==> job 4480: inputs <==
Design APB_TOP, start of the top module:
module APB_TOP(
    input PCLK, PRESETn,
    input ST, WEN,
    input [8:0] APB_WADRS, APB_RADRS,
    input [7:0] APB_WDATA,
    output [7:0] APB_RDATA_OUT,
    output PSLVERR
);
    wire PSEL, PENABLE, PWRITE, PREADY;
    wire [8:0] PADDR;
    wire [7:0] PWDATA, PRDATA;
    APB_MASTER MASTER_INST (
        .PCLK(PCLK),
        .PRESETn(PRESETn),
        .PREADY(PREADY),
        .ST(ST),
        .WEN(WEN),
        .APB_WADRS(APB_WADRS),
        .APB_RADRS(APB_RADRS),
        .APB_WDATA(APB_WDATA),
        .PRDATA(PRDATA),
        .PSEL(PSEL),
        .PLSVERR(PSLVERR),
        .PENABLE(PENABLE),
        .PWRITE(PWRITE),
        .PADDR(PADDR),
        .PWDATA(PWDATA),
        .APB_RDATA_OUT(APB_RDATA_OUT)
    );
    APB_SLAVE SLAVE_INST (
        .PCLK(PCLK),
        .PRESETn(PRESETn),
        .PSEL(PSEL),
        .PENABLE(PENABLE),
        .PWRITE(PWRITE),
        .PADDR(PADDR[7:0]),  
        .PWDATA(PWDATA),
        .PRDATA(PRDATA),
        .PREADY(PREADY)
    );
endmodule
Settings: LEC_CHECK=0, ABC_AREA=1, CAP_MARGIN=0, CELL_PAD_IN_SITES_GLOBAL_PLACEMENT=3, CORE_ASPECT_RATIO=0.66, CORE_MARGIN=3, CORE_UTILIZATION=40, PLACE_DENSITY_LB_ADDON=0.24, SLEW_MARGIN=40, TNS_END_PERCENT=55; clock period 2.7 ns.
run.sh (not shown) runs the stock make flow with config.mk's settings and CLKGATE_MAP_FILE=.
==> job 2942: changes against job 4480 <==
Settings changed: CAP_MARGIN 0 to 20, CELL_PAD_IN_SITES_GLOBAL_PLACEMENT 3 to unset, CORE_ASPECT_RATIO 0.66 to unset, CORE_MARGIN 3 to 2, CORE_UTILIZATION 40 to 70, PLACE_DENSITY_LB_ADDON 0.24 to unset, SLEW_MARGIN 40 to 20, TNS_END_PERCENT 55 to unset.
==> flow/constraint.sdc (replaced) <==
create_clock -name core_clock -period 1.95 [get_ports {PCLK}]
set_input_delay 0.3900 -clock core_clock [delete_from_list [all_inputs] [get_ports {PCLK}]]
set_output_delay 0.3900 -clock core_clock [all_outputs]
set_load 0.01 [all_outputs]
==> notes <==
- Job 2942 finished but failed the layout checks on setup timing. Job 4480 finished with timing, DRC and antenna clean.
- In job 2942 the critical path depth is higher than in job 4480, by 1.
- Of job 2942 and job 4480, job 2942 has the higher non-clock buffer count (gap 62).
- Of job 4480 and job 2942, job 4480 has the higher worst hold slack (gap 0.098 ns).
- In job 4480 the sequential power is smaller than in job 2942, by 28%.
- Against job 4480, the fmax of job 2942 is larger by about 11%.
- Count of clock-buffer cells in the layout: job 4480 is lower than job 2942 (1).
- Combinational power: job 2942 is larger than job 4480 (about 90%).
- In job 4480 the via count is smaller than in job 2942, by about 12%.
- Of job 4480 and job 2942, job 4480 has the higher worst setup slack (gap 0.52 ns).
- In job 2942 the sequential share of layout area is lower than in job 4480, by 3.8 points.
==> figures <==
	job 2942	job 4480
Status	failed layout checks	timing/DRC/antenna clean
Reasons for failing layout checks	setup timing	-
Fraction of area in clock buffers and inverters	0.0704	0.0692
Critical path data arrival time	2.55 ns	2.86 ns
Final cell count without fillers	2546	2830
Highest achievable clock rate	480 MHz	432 MHz
Number of OpenROAD warnings	31	27
Clock edge transition at the registers on the reported setup and hold paths	0.06 ns	0.07 ns
Worst Hold Launch	APB_WDATA[6]	MASTER_INST.PADDR[8]
Net total in the final layout	2133	2071
Endpoint with the worst hold slack	MASTER_INST.PWDATA[6]	MASTER_INST.PLSVERR
FF-to-FF End	MASTER_INST.rdata[6]	MASTER_INST.rdata[1]
Die Ht	183 um	198 um
Setup TNS Final	-0.583 ns	0 ns
Area inside the core boundary	31500 um2	54600 um2
Summed area of non-filler cells in the final layout	27800 um2	26000 um2
# fillers	1362	5006
Final hold slack	0.361 ns	0.459 ns
Clock group power	11.5 mW	7.69 mW
Met3 global-route usage	0.0689	0.0421
Dpl cells	2419	2728
Post-DR vias/cell	6.61	5.23
No activity file was given, so power comes from the tool's default toggle rates.
